Setup of try-fjord:
==> flow/design.v (excerpt) <==
module median
#(
    parameter MEM_DATA_WIDTH = 32,
    parameter LUT_ADDR_WIDTH = 10,  
    parameter MEM_ADDR_WIDTH = 10,  
    parameter PIXEL_DATA_WIDTH = 8,
    parameter IMG_WIDTH  = 320,
    parameter IMG_HEIGHT = 320
)(
    input clk,  
    input rst_n,  
    input [31:0] word0,
    input [31:0] word1,
    input [31:0] word2,
    output [PIXEL_DATA_WIDTH-1:0] pixel1,
    output [PIXEL_DATA_WIDTH-1:0] pixel2,
    output [PIXEL_DATA_WIDTH-1:0] pixel3,
    output [PIXEL_DATA_WIDTH-1:0] pixel4,
    output [LUT_ADDR_WIDTH-1:0] raddr_a,
    output [LUT_ADDR_WIDTH-1:0] raddr_b,
    output [LUT_ADDR_WIDTH-1:0] raddr_c,
    output [MEM_ADDR_WIDTH-1:0] waddr
);
For scale: roughly 3600 cells after synthesis, roughly 170 I/O pins, ~0.022 sq mm of cells after synthesis.
make LEC_CHECK=0 ABC_AREA=1 CAP_MARGIN=20 CORE_MARGIN=2 CORE_UTILIZATION=71 CTS_CLUSTER_DIAMETER=46 CTS_CLUSTER_SIZE=75 MAX_ROUTING_LAYER=met4 SLEW_MARGIN=20 finish   # period 17.9 ns
run.sh (not shown) runs the stock make flow with config.mk's settings and CLKGATE_MAP_FILE=.
try-fjord did not make it past global routing (5_1_grt), where a tool error ended it.
Edits applied to the flow inputs when going from try-fjord to try-raven:
# try-fjord
export LEC_CHECK = 0
export ABC_AREA = 1
export CAP_MARGIN = 20
export CORE_MARGIN = 2
export CORE_UTILIZATION = 71
export CTS_CLUSTER_DIAMETER = 46
export CTS_CLUSTER_SIZE = 75
export MAX_ROUTING_LAYER = met4
export SLEW_MARGIN = 20
create_clock -name core_clock -period 17.9 [get_ports {clk}]
# try-raven
export LEC_CHECK = 0
export CAP_MARGIN = 20
export CORE_MARGIN = 2
export CORE_UTILIZATION = 68
export CTS_CLUSTER_DIAMETER = 47
export CTS_CLUSTER_SIZE = 42
export SLEW_MARGIN = 20
create_clock -name core_clock -period 16.2 [get_ports {clk}]
### Flow results
try-raven is listed as incomplete: the tool reported an error in clock tree synthesis (4_1_cts) and the run ended there. Stage in which a tool error killed try-fjord: global routing (5_1_grt). On try-raven: row count is 4.7% higher than what try-fjord gave. In try-raven, die extent in x is higher than in try-fjord. try-raven against try-fjord: and-or/or-and share of the synthesized area +7.1 points; yosys synthesis chip area +about 5%. try-raven ends up with lower sequential share of the synthesized area than try-fjord does. NOTE HPWL after detailed placement try-fjord->try-raven increased by more than half. Re area fraction in and, or, nand and nor cells after synthesis: try-fjord was higher than try-raven. Re die size: try-fjord was lower than try-raven.
#### Input delta (try-willow over try-raven)
# try-raven
export LEC_CHECK = 0
export CAP_MARGIN = 20
export CORE_MARGIN = 2
export CORE_UTILIZATION = 68
export CTS_CLUSTER_DIAMETER = 47
export CTS_CLUSTER_SIZE = 42
export SLEW_MARGIN = 20
create_clock -name core_clock -period 16.2 [get_ports {clk}]
# try-willow
export LEC_CHECK = 0
export CAP_MARGIN = 20
export CORE_MARGIN = 2
export CORE_UTILIZATION = 40
export SLEW_MARGIN = 20
create_clock -name core_clock -period 29.3 [get_ports {clk}]
==> comparison <==
try-willow: done, clean on timing, DRC and antenna
Cell count after synthesis: try-willow vs try-raven identical
Sequential fraction of the synthesis area came out exactly the same in try-willow and try-raven.
try-raven → try-willow: instance area after placement has decreased, die outline width shows an increase of 30%, synthesis-stage register bit count essentially unchanged, area share of xor/xnor cells in the synthesized design stayed essentially flat.
Compared with try-raven, in try-willow area reported by Yosys stat now sits at about the same level, die area now sits higher.
Relative to try-raven, placeable core region has increased by 71% in try-willow.

---

Starting RTL as in the previous note.
clock: 17.4 ns
lec_check: 0
cap_margin: 5
core_margin: 2
core_utilization: 70
cts_cluster_diameter: 48
cts_cluster_size: 40
place_density: 0.64
setup_slack_margin: -0.42
slew_margin: 20
The starting point stopped in clock tree synthesis (4_1_cts) (DPL-0038).
Change:
==> flow/config.mk (replaced) <==
export PLATFORM = sky130hd
export DESIGN_NAME = median
export DESIGN_NICKNAME = median
export VERILOG_FILES = /design/flow/design.v
export SDC_FILE = /design/flow/constraint.sdc
export NUM_CORES = 4
export LEC_CHECK = 0
export ABC_AREA = 1
export CAP_MARGIN = 20
export CORE_MARGIN = 2
export CORE_UTILIZATION = 71
export MAX_ROUTING_LAYER = met4
export SLEW_MARGIN = 20
==> flow/constraint.sdc (replaced) <==
create_clock -name core_clock -period 21.6 [get_ports {clk}]
set_input_delay 4.3200 -clock core_clock [delete_from_list [all_inputs] [get_ports {clk}]]
set_output_delay 4.3200 -clock core_clock [all_outputs]
set_load 0.01 [all_outputs]
This time the run finished with timing, DRC and antenna clean.
Die size goes down by 5.8%.
Synthesized cell count goes up by 15%.
Synthesized area goes down by 4.5%.
Change:
--- a/flow/config.mk
+++ b/flow/config.mk
@@ -9,5 +9,6 @@
 export CAP_MARGIN = 20
 export CORE_MARGIN = 2
-export CORE_UTILIZATION = 71
-export MAX_ROUTING_LAYER = met4
+export CORE_UTILIZATION = 72
+export CTS_CLUSTER_DIAMETER = 400
+export CTS_CLUSTER_SIZE = 93
 export SLEW_MARGIN = 20
==> flow/constraint.sdc (replaced) <==
create_clock -name core_clock -period 12.4 [get_ports {clk}]
set_input_delay 2.4800 -clock core_clock [delete_from_list [all_inputs] [get_ports {clk}]]
set_output_delay 2.4800 -clock core_clock [all_outputs]
set_load 0.01 [all_outputs]
Result: Now the flow did not get past detailed placement (3_5_place_dp) on DPL-0038. Synthesized cell count does not change. Synthesized area does not change. Die size drops slightly.
Change:
==> flow/config.mk (replaced) <==
export PLATFORM = sky130hd
export DESIGN_NAME = median
export DESIGN_NICKNAME = median
export VERILOG_FILES = /design/flow/design.v
export SDC_FILE = /design/flow/constraint.sdc
export NUM_CORES = 4
export LEC_CHECK = 0
export CAP_MARGIN = 20
export CORE_MARGIN = 2
export CORE_UTILIZATION = 70
export CTS_CLUSTER_DIAMETER = 209
export CTS_CLUSTER_SIZE = 36
export SLEW_MARGIN = 20
==> flow/constraint.sdc (replaced) <==
create_clock -name core_clock -period 28.1 [get_ports {clk}]
set_input_delay 5.6200 -clock core_clock [delete_from_list [all_inputs] [get_ports {clk}]]
set_output_delay 5.6200 -clock core_clock [all_outputs]
set_load 0.01 [all_outputs]
Effect: The new run finished with negative setup slack left; synthesized cell count shrinks by 13%; die area increases by 7.6%; synthesized area is higher by 4.8%.
Change:
--- a/flow/config.mk
+++ b/flow/config.mk
@@ -6,8 +6,11 @@
 export NUM_CORES = 4
 export LEC_CHECK = 0
-export CAP_MARGIN = 20
+export ABC_AREA = 1
+export CAP_MARGIN = 0
 export CORE_MARGIN = 2
 export CORE_UTILIZATION = 70
 export CTS_CLUSTER_DIAMETER = 209
-export CTS_CLUSTER_SIZE = 36
+export CTS_CLUSTER_SIZE = 74
+export HOLD_SLACK_MARGIN = 0.28
+export SETUP_SLACK_MARGIN = -0.89
 export SLEW_MARGIN = 20
==> flow/constraint.sdc (replaced) <==
create_clock -name core_clock -period 16.9 [get_ports {clk}]
set_input_delay 3.3800 -clock core_clock [delete_from_list [all_inputs] [get_ports {clk}]]
set_output_delay 3.3800 -clock core_clock [all_outputs]
set_load 0.01 [all_outputs]
Now the flow failed in global routing (5_1_grt) (GRT-0232).
Synthesized cell count increases by 15%.
Die area decreases by 4.5%.
Synthesized area decreases by 4.5%.
